Setup of willow:
## MIPS
module MIPS(
    input [15:0] data_in,
    input clk,
    input interrupt,
    input reset,
    output [15:0] data_out,
    output [15:0] pm_addr,
    input [31:0] pm_rdata,
    output dm_en,
    output dm_we,
    output [15:0] dm_addr,
    output [15:0] dm_wdata,
    input [15:0] dm_rdata
    );
Size: ~4000 cells after synthesis, ~750 flip-flops, ~130 I/O pins.
==> flow/config.mk <==
export PLATFORM = sky130hd
export DESIGN_NAME = MIPS
export DESIGN_NICKNAME = MIPS
export VERILOG_FILES = /design/flow/design.v
export SDC_FILE = /design/flow/constraint.sdc
export NUM_CORES = 4
export LEC_CHECK = 0
export ABC_AREA = 0
export CAP_MARGIN = 20
export CELL_PAD_IN_SITES_GLOBAL_PLACEMENT = 1
export CORE_ASPECT_RATIO = 1.95
export CORE_MARGIN = 5
export CORE_UTILIZATION = 57
export CTS_CLUSTER_DIAMETER = 227
export GPL_ROUTABILITY_DRIVEN = 1
export GPL_TIMING_DRIVEN = 0
export MAX_ROUTING_LAYER = met5
export MIN_ROUTING_LAYER = met2
export PLACE_DENSITY = 0.49
export SETUP_SLACK_MARGIN = 0.02
export SLEW_MARGIN = 20
==> flow/constraint.sdc <==
create_clock -name core_clock -period 15.1 [get_ports {clk}]
set_input_delay 3.0200 -clock core_clock [delete_from_list [all_inputs] [get_ports {clk}]]
set_output_delay 3.0200 -clock core_clock [all_outputs]
set_load 0.01 [all_outputs]
run.sh (not shown) runs the stock make flow with config.mk's settings and CLKGATE_MAP_FILE=.
willow is listed as incomplete: the tool reported an error in 5_1_grt and the run ended there.
The following lists how harbor was set up differently from willow:
- CORE_MARGIN: 5 -> 2
- GPL_ROUTABILITY_DRIVEN: 1 -> unset
- PLACE_DENSITY: 0.49 -> 0.42
- ABC_AREA: 0 -> 1
- CORE_ASPECT_RATIO: 1.95 -> unset
- CORE_UTILIZATION: 57 -> 69
- MAX_ROUTING_LAYER: met5 -> unset
- CTS_CLUSTER_SIZE: unset -> 93
- GPL_TIMING_DRIVEN: 0 -> unset
- SETUP_SLACK_MARGIN: 0.02 -> unset
- CTS_CLUSTER_DIAMETER: 227 -> unset
- CELL_PAD_IN_SITES_GLOBAL_PLACEMENT: 1 -> unset
- MIN_ROUTING_LAYER: met2 -> unset
- the clock period (ns, I/O delays scaled along): 15.1 -> 6.94
Results
harbor: total cells reported by yosys after synthesis about 22% above willow
The chip area line of the yosys report on willow is in line with that on harbor.
harbor finished end to end and its layout was clean on timing, DRC and antenna.
Sequential cell area fraction in the yosys report: willow vs harbor, no meaningful difference
For indigo, these inputs were changed with respect to harbor:
- PLACE_DENSITY: 0.42 -> unset
- CAP_MARGIN: 20 -> 40
- GPL_TIMING_DRIVEN: unset -> 1
- CELL_PAD_IN_SITES_GLOBAL_PLACEMENT: unset -> 1
- CELL_PAD_IN_SITES_DETAIL_PLACEMENT: unset -> 0
- CORE_UTILIZATION: 69 -> 55
- CTS_CLUSTER_DIAMETER: unset -> 205
- ABC_AREA: 1 -> unset
- CTS_CLUSTER_SIZE: 93 -> unset
- GPL_ROUTABILITY_DRIVEN: unset -> 0
- the clock period (ns, I/O delays scaled along): 6.94 -> 6.41
--- outcome ---
- Complete run, failing final checks: indigo, reason negative setup slack.
- [compare] base=harbor new=indigo: worst setup slack went down by 0.73 ns; synthesized cell count down 868; share of the clock period used by the worst path now sits higher; number of standard cells in the layout, taps in and fillers out shrank by 8.0%; final non-filler cell area rose by 2500 µm².

* * *

MIPS again, from the RTL that the note above started with.
export LEC_CHECK = 0
export ABC_AREA = 1
export CAP_MARGIN = 5
export CELL_PAD_IN_SITES_DETAIL_PLACEMENT = 1
export CORE_ASPECT_RATIO = 0.77
export CORE_MARGIN = 5
export CORE_UTILIZATION = 40
export CTS_CLUSTER_SIZE = 63
export GPL_ROUTABILITY_DRIVEN = 0
export GPL_TIMING_DRIVEN = 1
export HOLD_SLACK_MARGIN = 0.26
export PLACE_DENSITY = 0.37
export SETUP_SLACK_MARGIN = 1.17
export SLEW_MARGIN = 30
export TNS_END_PERCENT = 15
create_clock -name core_clock -period 13.4 [get_ports {clk}]
The starting point passed the timing, DRC and antenna checks.
Change:
ABC_AREA = default   (was 1)
CAP_MARGIN = 40   (was 5)
CELL_PAD_IN_SITES_GLOBAL_PLACEMENT = 2   (was default)
CORE_ASPECT_RATIO = default   (was 0.77)
CORE_MARGIN = 10   (was 5)
CORE_UTILIZATION = 22   (was 40)
CTS_CLUSTER_DIAMETER = 205   (was default)
CTS_CLUSTER_SIZE = default   (was 63)
GPL_ROUTABILITY_DRIVEN = 1   (was 0)
HOLD_SLACK_MARGIN = default   (was 0.26)
PLACE_DENSITY = 0.92   (was 0.37)
SETUP_SLACK_MARGIN = -0.53   (was 1.17)
SLEW_MARGIN = 20   (was 30)
TNS_END_PERCENT = default   (was 15)
clock period = 11.7 ns   (was 13.4 ns; I/O delays follow)
Outcome: The changed run produced a clean layout; final cell count rises by a few percent; power rises by about a fifth; global-route usage falls by 13 points; design area rises by a few percent; core utilization falls by 19 points; setup slack degrades by 1.2 ns.
Change:
CAP_MARGIN = 10   (was 40)
CELL_PAD_IN_SITES_DETAIL_PLACEMENT = 0   (was 1)
CELL_PAD_IN_SITES_GLOBAL_PLACEMENT = 0   (was 2)
CORE_MARGIN = 2   (was 10)
CORE_UTILIZATION = 72   (was 22)
CTS_CLUSTER_SIZE = 44   (was default)
PLACE_DENSITY = default   (was 0.92)
PLACE_DENSITY_LB_ADDON = 0.29   (was default)
SETUP_SLACK_MARGIN = 1.8   (was -0.53)
clock period = 6.41 ns   (was 11.7 ns; I/O delays follow)
Effect: The new run failed in global routing. Synthesized area is unchanged. Die area is lower by 71%. Synthesized cell count stays the same.
Change:
ABC_AREA = 1   (was default)
CAP_MARGIN = 35   (was 10)
CELL_PAD_IN_SITES_DETAIL_PLACEMENT = 1   (was 0)
CELL_PAD_IN_SITES_GLOBAL_PLACEMENT = 3   (was 0)
CORE_ASPECT_RATIO = 1.71   (was default)
CORE_MARGIN = 10   (was 2)
CORE_UTILIZATION = 23   (was 72)
CTS_CLUSTER_SIZE = default   (was 44)
HOLD_SLACK_MARGIN = -0.01   (was default)
MAX_ROUTING_LAYER = met4   (was default)
MIN_ROUTING_LAYER = met2   (was default)
PLACE_DENSITY_LB_ADDON = default   (was 0.29)
SETUP_SLACK_MARGIN = default   (was 1.8)
TNS_END_PERCENT = 70   (was default)
clock period = 11.7 ns   (was 6.41 ns; I/O delays follow)
Outcome: With this change the flow never finished: it broke off in detailed routing (DRT-0255). Die size grows to 3.3 times its value. Synthesized area barely changes. Synthesized cell count grows by 22%.
Change:
CAP_MARGIN = 20   (was 35)
CELL_PAD_IN_SITES_DETAIL_PLACEMENT = default   (was 1)
CELL_PAD_IN_SITES_GLOBAL_PLACEMENT = default   (was 3)
CORE_ASPECT_RATIO = default   (was 1.71)
CORE_MARGIN = 2   (was 10)
CORE_UTILIZATION = 69   (was 23)
CTS_CLUSTER_DIAMETER = default   (was 205)
GPL_ROUTABILITY_DRIVEN = default   (was 1)
GPL_TIMING_DRIVEN = default   (was 1)
HOLD_SLACK_MARGIN = default   (was -0.01)
MAX_ROUTING_LAYER = default   (was met4)
MIN_ROUTING_LAYER = default   (was met2)
PLACE_DENSITY = 0.6   (was default)
TNS_END_PERCENT = default   (was 70)
clock period = 10.9 ns   (was 11.7 ns; I/O delays follow)
Now the flow passed the timing, DRC and antenna checks.
Global-route usage went up by 15 points.
Synthesized cell count does not change.
Die area went down by 69%.
Synthesized area stays the same.
Power is estimated from default activity; no workload was simulated.
